## oak
==> flow/design.v (excerpt) <==
module APB_top(input PCLK,
               input PRESETn,
               input Transfer,
               input Wr_Rd,
               input [4:0] Address,
               input [31:0] write_data,
               output [31:0] read_data);
==> flow/config.mk <==
export PLATFORM = sky130hd
export DESIGN_NAME = APB_top
export DESIGN_NICKNAME = APB_top
export VERILOG_FILES = /design/flow/design.v
export SDC_FILE = /design/flow/constraint.sdc
export NUM_CORES = 4
export LEC_CHECK = 0
export CAP_MARGIN = 20
export CELL_PAD_IN_SITES_DETAIL_PLACEMENT = 0
export CORE_ASPECT_RATIO = 1.03
export CORE_MARGIN = 2
export CORE_UTILIZATION = 40
export CTS_CLUSTER_SIZE = 57
export GPL_ROUTABILITY_DRIVEN = 0
export MAX_ROUTING_LAYER = met4
export MIN_ROUTING_LAYER = met2
export SLEW_MARGIN = 20
export TNS_END_PERCENT = 80
==> flow/constraint.sdc <==
create_clock -name core_clock -period 3.13 [get_ports {PCLK}]
set_input_delay 0.6260 -clock core_clock [delete_from_list [all_inputs] [get_ports {PCLK}]]
set_output_delay 0.6260 -clock core_clock [all_outputs]
set_load 0.01 [all_outputs]
run.sh (not shown) runs the stock make flow with config.mk's settings and CLKGATE_MAP_FILE=.
The flow completed for oak, but it is not clean: the layout still shows DRC.
Setup changes, oak to pine
Settings: MIN_ROUTING_LAYER no longer set, was met2; CELL_PAD_IN_SITES_DETAIL_PLACEMENT no longer set, was 0; PLACE_DENSITY now 0.6, previously not set; CORE_ASPECT_RATIO no longer set, was 1.03; MAX_ROUTING_LAYER no longer set, was met4; TNS_END_PERCENT no longer set, was 80; GPL_ROUTABILITY_DRIVEN no longer set, was 0; CTS_CLUSTER_SIZE no longer set, was 57; the clock period (ns, I/O delays scaled along) now 3.94, was 3.13.
[summary]
Summary of pine over oak: worst-case headroom to the max-slew limit saw an increase; met1 usage has increased; wire length per cell after detailed routing now sits lower. Status | pine and oak | clean except oak. No crash in oak: every stage finished, but the layout fails its final checks due to DRC. pine reports its critical path endpoint as Design_master.read_data[26]$_DFFE_PP_ while oak reports Design_master.read_data[18]$_DFFE_PP_.
Modified inputs, birch compared to pine
Settings: setting ABC_AREA to 1 for the first time; setting SETUP_SLACK_MARGIN to 0.13 for the first time; setting CTS_CLUSTER_SIZE to 10 for the first time; changing CORE_UTILIZATION from 40 to 72; setting CTS_CLUSTER_DIAMETER to 237 for the first time; changing the clock period (ns, I/O delays scaled along) from 3.94 to 0.979.
--- outcome ---
- Every run in pine and birch closed cleanly, with the single exception of birch.
- The flow completed for birch, but it is not clean: the layout still shows setup timing.
- What pine reported for power density over the cells has to be multiplied by 3.8 to get the figure for birch.
- Lower cell count after placement was reported by pine, not birch.
- Highest metal layer used by the detailed router: met5 -> birch, met4 -> pine
- Diff pine and birch: worst setup slack higher in pine
- Relative to pine, sequential fraction of the synthesis area has decreased by 6.9 points in birch.
- Compared to pine, birch has routing usage on met1 32 points higher.
- Going from pine to birch, the cell count was found to have gone up by 1629.
- Between pine and birch, arrival time of the worst setup path increased.

Setup of job 9447:
Starting RTL as in the previous note.
make LEC_CHECK=0 CAP_MARGIN=20 CORE_MARGIN=2 CORE_UTILIZATION=40 PLACE_DENSITY=0.6 SLEW_MARGIN=20 finish   # period 2.72 ns
Edits applied to the flow inputs when going from job 9447 to job 7422:
Settings: an added CTS_CLUSTER_SIZE of 37; a change of CORE_UTILIZATION from 40 to 67; a change of the clock period (ns, I/O delays scaled along) from 2.72 to 2.19.
--- outcome ---
Of job 9447 and job 7422, only job 9447 finishes the flow clean.
Synthesis-to-layout area growth (higher): job 7422
Switching share of power ends up lower on job 9447.
Biggest fanout along the worst timing path in job 7422 is 10 above job 9447.
Job 9447 vs job 7422, kind of critical path: in2reg vs reg2reg
Row finished layout cell area: job 7422 higher / job 9447 lower
When job 7422 is measured against job 9447, its global-route usage turns out 17 points higher.
Summary — number of cells traversed by the worst register-to-register path, job 7422 relative to job 9447: higher, by 2.
Diff job 9447 and job 7422: data arrival time of the worst path higher in job 7422
Changes in job 2966 relative to job 7422:
Settings: swapping 67 for 68 in CORE_UTILIZATION; clearing PLACE_DENSITY, which used to be 0.6; clearing CTS_CLUSTER_SIZE, which used to be 37.
==> results <==
- What job 7422 reported for post-route cell area has to be multiplied by 1.06 to get the figure for job 2966.
- Compared with job 7422, in job 2966 fraction of area in registers shrank by 3.4 points, post-route minimum period grew by 0.15 ns, first-pass GRT wire length grew by 20000 um.
- Between job 2966 and job 7422, the met2 routing resource usage after global routing is higher for job 2966.
- Compared with job 7422, job 2966 shows number of diodes added for antenna fixing higher by 9.
- Job 2966 vs. job 7422: worst setup slack went down by 0.15 ns.
- Looking at combinational share of power, job 2966 sits 3.2 points above job 7422.
- STATUS run=job 2966 STAGES=ALL_DONE FINAL_CHECKS=FAILED CAUSE=setup timing
- Floorplan check, job 2966 vs job 7422: die outline smaller in job 2966
Input changes introduced in job 6475 (baseline for comparison: job 2966):
Settings: an added ABC_AREA of 1; an added SETUP_SLACK_MARGIN of 0.65; an added PLACE_DENSITY_LB_ADDON of 0.02; a change of CORE_UTILIZATION from 68 to 72.
Findings:
Although it ran to completion, job 6475 produced a layout that fails the final checks because of setup timing. To summarise job 2966: no stage aborted, but the layout did not pass its checks, failing on setup timing. Row count in job 6475 vs job 2966: up 2. Diff job 2966 and job 6475: cell count after placement lower in job 2966. Summary of job 6475 over job 2966: fraction of met2 tracks used by global routing climbed 7.2 points; proportion of cell area occupied by multi-input gates climbed 5.3 points; summed instance area of the synthesized netlist climbed 0.0040 mm2. Re total power: job 6475 is 2.1% up on job 2966. Job 6475 gives more detailed route wirelength on metal2 than job 2966 did. Total of plain and repair buffers excluding clock buffers: lower on job 6475. Summary: with job 2966 as the reference, first-iteration DRC count in job 6475 moved up by more than half. Against job 2966, job 6475 comes in 3.6% higher on final non-filler cell area. Number of resized instances in the post-cts repair step (lower): job 6475.
Power is estimated from default activity; no workload was simulated.
